==> flow/design.v (excerpt) <==
module uart #(
    parameter DATA_WIDTH = 8,
    parameter FIFO_DEPTH = 16
) (
    input  logic        clk_i,        
    input  logic        rst_ni,       
    input  logic        stb_i,        
    input  logic [ 1:0] adr_i,        
    input  logic [ 3:0] byte_sel_i,   
    input  logic        we_i,         
    input  logic [31:0] dat_i,        
    output logic [31:0] dat_o,        
    input  logic        uart_rx_i,    
    output logic        uart_tx_o     
);
Size: ~1700 cells after synthesis, roughly 0.018 mm2 of cells after synthesis.
clock: 2.97 ns
lec_check: 0
abc_area: 1
cap_margin: 0
core_margin: 2
core_utilization: 66
cts_cluster_diameter: 123
max_routing_layer: met4
min_routing_layer: met1
place_density_lb_addon: 0.07
slew_margin: 20
run.sh (not shown) runs the stock make flow with config.mk's settings and CLKGATE_MAP_FILE=.
The first run completed with no timing, DRC or antenna violations.
Rerun with:
CAP_MARGIN = 40   (was 0)
CORE_UTILIZATION = 72   (was 66)
CTS_CLUSTER_DIAMETER = 396   (was 123)
CTS_CLUSTER_SIZE = 13   (was unset)
MAX_ROUTING_LAYER = unset   (was met4)
SETUP_SLACK_MARGIN = 0.37   (was unset)
clock period = 2.57 ns   (was 2.97 ns; I/O delays follow)
After rerunning:
- The changed run finished with timing, DRC and antenna clean
- combinational power climbs by about 43%
- die size falls by about 8%
- design area came out higher by about 3.6%
- count of clock-buffer cells in the layout rose by 12
Rerun with:
CAP_MARGIN = 20   (was 40)
CTS_CLUSTER_DIAMETER = 400   (was 396)
MIN_ROUTING_LAYER = unset   (was met1)
SETUP_SLACK_MARGIN = 0.29   (was 0.37)
Outcome: Wire length went down by a few percent. Die size is unchanged. First-iteration DRC count is lower by about a fifth.
Rerun with:
CAP_MARGIN = 0   (was 20)
CTS_CLUSTER_DIAMETER = 178   (was 400)
CTS_CLUSTER_SIZE = 15   (was 13)
MIN_ROUTING_LAYER = met1   (was unset)
What happened: The changed run passed the timing, DRC and antenna checks; clock-buffer cell count went down by 11; global-route usage goes down by 1.0 points; power goes down by 5.2%; synthesized area stays the same; register-to-register slack gains 0.14 ns; final area came out lower by 1.9%; wire length falls by 4.3%; combinational power shrinks by about 2%; sequential power hardly moves.
Rerun with:
CAP_MARGIN = 20   (was 0)
CTS_CLUSTER_DIAMETER = 400   (was 178)
CTS_CLUSTER_SIZE = 13   (was 15)
GPL_ROUTABILITY_DRIVEN = 0   (was unset)
MIN_ROUTING_LAYER = unset   (was met1)
SLEW_MARGIN = 30   (was 20)
After rerunning:
- sequential power stays flat
- setup slack degrades by 0.14 ns
- non-clock buffer count is higher by 9
- combinational power rises by about 2%
- routed wire length rises by 4.5%
- cell count increases by 0.93%
- via count rises by 1.5%
- fmax is lower by 5.6%

---

uart again, from the RTL that the note above started with.
Settings: LEC_CHECK=0, ABC_AREA=1, CAP_MARGIN=25, CELL_PAD_IN_SITES_GLOBAL_PLACEMENT=0, CORE_ASPECT_RATIO=0.57, CORE_MARGIN=2, CORE_UTILIZATION=22, CTS_CLUSTER_DIAMETER=215, GPL_ROUTABILITY_DRIVEN=0, GPL_TIMING_DRIVEN=0, MAX_ROUTING_LAYER=met5, MIN_ROUTING_LAYER=met2, PLACE_DENSITY_LB_ADDON=0.07, SETUP_SLACK_MARGIN=0.77, SLEW_MARGIN=20, TNS_END_PERCENT=25; clock period 4.57 ns.
Then changed:
==> flow/config.mk (replaced) <==
export PLATFORM = sky130hd
export DESIGN_NAME = uart
export DESIGN_NICKNAME = uart
export VERILOG_FILES = /design/flow/design.v
export SDC_FILE = /design/flow/constraint.sdc
export NUM_CORES = 4
export LEC_CHECK = 0
export ABC_AREA = 1
export CAP_MARGIN = 20
export CORE_MARGIN = 2
export CORE_UTILIZATION = 72
export CTS_CLUSTER_SIZE = 13
export SLEW_MARGIN = 20
==> flow/constraint.sdc (replaced) <==
create_clock -name core_clock -period 2.57 [get_ports {clk_i}]
set_input_delay 0.5140 -clock core_clock [delete_from_list [all_inputs] [get_ports {clk_i}]]
set_output_delay 0.5140 -clock core_clock [all_outputs]
set_load 0.01 [all_outputs]
The new run produced a clean layout.
Via count is lower by about a fifth.
Die area went down by well over a third.
Setup slack got worse by 1100 ps.
Design area went down by a few percent.
Combinational power is higher by well over a third.
Core utilization came out higher by 57 points.
Clock skew is lower by 17 ps.
Wire length went down by a quarter to a third.
Power rises by well over a third.
Then changed:
--- a/flow/config.mk
+++ b/flow/config.mk
@@ -9 +9 @@
-export CAP_MARGIN = 20
+export CAP_MARGIN = 0
@@ -11,0 +12 @@
+export CTS_CLUSTER_DIAMETER = 38
@@ -12,0 +14,3 @@
+export MIN_ROUTING_LAYER = met1
+export PLACE_DENSITY_LB_ADDON = 0.07
+export SETUP_SLACK_MARGIN = 0.39
The changed run finished clean.
Via count rises by a few percent.
Clock-buffer cell count rises by 2.
Die area is unchanged.
Then changed:
--- a/flow/config.mk
+++ b/flow/config.mk
@@ -12 +12 @@
-export CTS_CLUSTER_DIAMETER = 38
+export CTS_CLUSTER_DIAMETER = 366
@@ -16,2 +16,2 @@
-export SETUP_SLACK_MARGIN = 0.39
-export SLEW_MARGIN = 20
+export SETUP_SLACK_MARGIN = 0.27
+export SLEW_MARGIN = 25
Result: The changed run completed without violations; critical path depth is unchanged; synthesized cell count does not change; clock skew shrinks by 20 ps; power shrinks by 11%; first-iteration DRC count shrinks by 36%; die area stays the same; non-clock buffer count grows by 6; clock-buffer cell count stays the same; wire length shrinks by 11%; worst setup slack improves by 21 ps; area after synthesis stays the same.

---

== willow ==
uart again, from the RTL that the note above started with.
clock: 4.57 ns
lec_check: 0
abc_area: 1
cap_margin: 25
cell_pad_in_sites_global_placement: 0
core_aspect_ratio: 1.3
core_margin: 2
core_utilization: 22
cts_cluster_diameter: 215
gpl_routability_driven: 0
max_routing_layer: met4
min_routing_layer: met2
place_density_lb_addon: 0.07
setup_slack_margin: 0.77
slew_margin: 20
tns_end_percent: 25
The following lists how amber was set up differently from willow:
# willow
export LEC_CHECK = 0
export ABC_AREA = 1
export CAP_MARGIN = 25
export CELL_PAD_IN_SITES_GLOBAL_PLACEMENT = 0
export CORE_ASPECT_RATIO = 1.3
export CORE_MARGIN = 2
export CORE_UTILIZATION = 22
export CTS_CLUSTER_DIAMETER = 215
export GPL_ROUTABILITY_DRIVEN = 0
export MAX_ROUTING_LAYER = met4
export MIN_ROUTING_LAYER = met2
export PLACE_DENSITY_LB_ADDON = 0.07
export SETUP_SLACK_MARGIN = 0.77
export SLEW_MARGIN = 20
export TNS_END_PERCENT = 25
create_clock -name core_clock -period 4.57 [get_ports {clk_i}]
# amber
export LEC_CHECK = 0
export ABC_AREA = 1
export CAP_MARGIN = 0
export CORE_MARGIN = 2
export CORE_UTILIZATION = 72
export CTS_CLUSTER_DIAMETER = 38
export CTS_CLUSTER_SIZE = 13
export GPL_ROUTABILITY_DRIVEN = 0
export MIN_ROUTING_LAYER = met1
export PLACE_DENSITY_LB_ADDON = 0.07
export SETUP_SLACK_MARGIN = 0.34
export SLEW_MARGIN = 20
create_clock -name core_clock -period 2.57 [get_ports {clk_i}]
Results
- Summary of amber over willow: total of cells resized after clock tree synthesis increased 90, register-to-register slack decreased 1.07 ns, worst relative slew slack increased 14 points.
- Compared amber vs willow, and part of the total power dissipated in combinational logic is up in amber.
- [compare] base=willow new=amber: routed metal-1 wire length climbed 18000 microns; sequential share of layout area dropped 0.60 points; total power draw climbed about 80%; sum of routed wire length over all layers dropped 17%.
- The master of the slowest instance on the critical path comes out sky130_fd_sc_hd__dfrtp_1 in one run and sky130_fd_sc_hd__nor2_1 in the other, namely in amber and willow respectively.
- What amber reported for floorplan die area has to be multiplied by 3.2 to get the figure for willow.
- Post-synthesis to final-layout area growth ends up lower on willow.
- willow was smaller in final cell area than amber.
[inputs] fjord vs amber
# amber
export LEC_CHECK = 0
export ABC_AREA = 1
export CAP_MARGIN = 0
export CORE_MARGIN = 2
export CORE_UTILIZATION = 72
export CTS_CLUSTER_DIAMETER = 38
export CTS_CLUSTER_SIZE = 13
export GPL_ROUTABILITY_DRIVEN = 0
export MIN_ROUTING_LAYER = met1
export PLACE_DENSITY_LB_ADDON = 0.07
export SETUP_SLACK_MARGIN = 0.34
export SLEW_MARGIN = 20
create_clock -name core_clock -period 2.57 [get_ports {clk_i}]
# fjord
export LEC_CHECK = 0
export ABC_AREA = 1
export CAP_MARGIN = 0
export CORE_MARGIN = 2
export CORE_UTILIZATION = 72
export CTS_CLUSTER_DIAMETER = 178
export CTS_CLUSTER_SIZE = 15
export GPL_ROUTABILITY_DRIVEN = 0
export MIN_ROUTING_LAYER = met1
export PLACE_DENSITY_LB_ADDON = 0.07
export SETUP_SLACK_MARGIN = 0.75
export SLEW_MARGIN = 20
create_clock -name core_clock -period 2.57 [get_ports {clk_i}]
## What came out
amber → fjord: die area held; number of vias per cell after detailed routing went up about 4%; utilization higher; total of clock buffers placed in the layout dropped 7; clock-net power dropped 37%. Via count: higher on fjord. On number of hold buffers added after CTS, fjord and amber are neck and neck. Delta (fjord minus amber): combinational share of power has increased; count of plain and timing-repair buffers in the layout has increased; cell area after layout has increased; share of the clock period used by the worst path after layout has increased.

---

== build 61 ==
Starting RTL as in the previous note.
==> flow/design.v (excerpt) <==
module uart #(
    parameter DATA_WIDTH = 8,
    parameter FIFO_DEPTH = 16
) (
    input  logic        clk_i,        
    input  logic        rst_ni,       
    input  logic        stb_i,        
    input  logic [ 1:0] adr_i,        
    input  logic [ 3:0] byte_sel_i,   
    input  logic        we_i,         
    input  logic [31:0] dat_i,        
    output logic [31:0] dat_o,        
    input  logic        uart_rx_i,    
    output logic        uart_tx_o     
);
make LEC_CHECK=0 CAP_MARGIN=0 CELL_PAD_IN_SITES_GLOBAL_PLACEMENT=2 CORE_ASPECT_RATIO=0.81 CORE_MARGIN=2 CORE_UTILIZATION=40 CTS_CLUSTER_DIAMETER=69 CTS_CLUSTER_SIZE=50 GPL_TIMING_DRIVEN=0 HOLD_SLACK_MARGIN=-0.02 MIN_ROUTING_LAYER=met1 SETUP_SLACK_MARGIN=1.93 SLEW_MARGIN=5 TNS_END_PERCENT=15 finish   # period 10.0 ns
Build 61 went all the way through the flow, and no timing, DRC or antenna check failed.
[inputs] build 31 vs build 61
# build 61
export LEC_CHECK = 0
export CAP_MARGIN = 0
export CELL_PAD_IN_SITES_GLOBAL_PLACEMENT = 2
export CORE_ASPECT_RATIO = 0.81
export CORE_MARGIN = 2
export CORE_UTILIZATION = 40
export CTS_CLUSTER_DIAMETER = 69
export CTS_CLUSTER_SIZE = 50
export GPL_TIMING_DRIVEN = 0
export HOLD_SLACK_MARGIN = -0.02
export MIN_ROUTING_LAYER = met1
export SETUP_SLACK_MARGIN = 1.93
export SLEW_MARGIN = 5
export TNS_END_PERCENT = 15
create_clock -name core_clock -period 10.0 [get_ports {clk_i}]
# build 31
export LEC_CHECK = 0
export ABC_AREA = 1
export CAP_MARGIN = 20
export CORE_MARGIN = 2
export CORE_UTILIZATION = 72
export CTS_CLUSTER_SIZE = 74
export SLEW_MARGIN = 20
create_clock -name core_clock -period 5.3 [get_ports {clk_i}]
==> comparison <==
Build 31 went all the way through synthesis, placement and routing and the layout is clean on timing, DRC and antenna.
Build 31 reports a lower arrival time reported for the critical path endpoint than build 61 does.
Cell area: build 61 vs build 31, no meaningful difference
Side by side, post-synth design cell area turned out higher in build 31 than in build 61.
Routing usage on met1 up 13 points in build 31 wrt build 61
Compared with build 61, in build 31 layout buffer count excluding clock buffers went down 81; chip area from the yosys synthesis statistics went up about 2.8%.
Modified inputs, build 71 compared to build 31
# build 31
export LEC_CHECK = 0
export ABC_AREA = 1
export CAP_MARGIN = 20
export CORE_MARGIN = 2
export CORE_UTILIZATION = 72
export CTS_CLUSTER_SIZE = 74
export SLEW_MARGIN = 20
create_clock -name core_clock -period 5.3 [get_ports {clk_i}]
# build 71
export LEC_CHECK = 0
export ABC_AREA = 1
export CAP_MARGIN = 20
export CORE_MARGIN = 2
export CORE_UTILIZATION = 72
export CTS_CLUSTER_DIAMETER = 37
export CTS_CLUSTER_SIZE = 14
export PLACE_DENSITY = 0.4
export SETUP_SLACK_MARGIN = 0.64
export SLEW_MARGIN = 20
create_clock -name core_clock -period 2.57 [get_ports {clk_i}]
## What came out
Compared with build 31, in build 71 total power has increased; via count has increased; clock network fraction of design power has increased; global-route usage has increased; share of the clock period used by the worst path after layout has increased. Leakage dissipation (lower): build 31. Sort build 71 and build 31 by growth of design area from synthesis to finish, descending, and build 71 comes first. Summary of the comparison: net switching power figure is higher in build 71, relative to build 31. Comparing the two runs side by side, build 71 comes out behind build 31 on clock distribution power.
Power figures rest on the tool's default switching activity, not on a simulated workload.
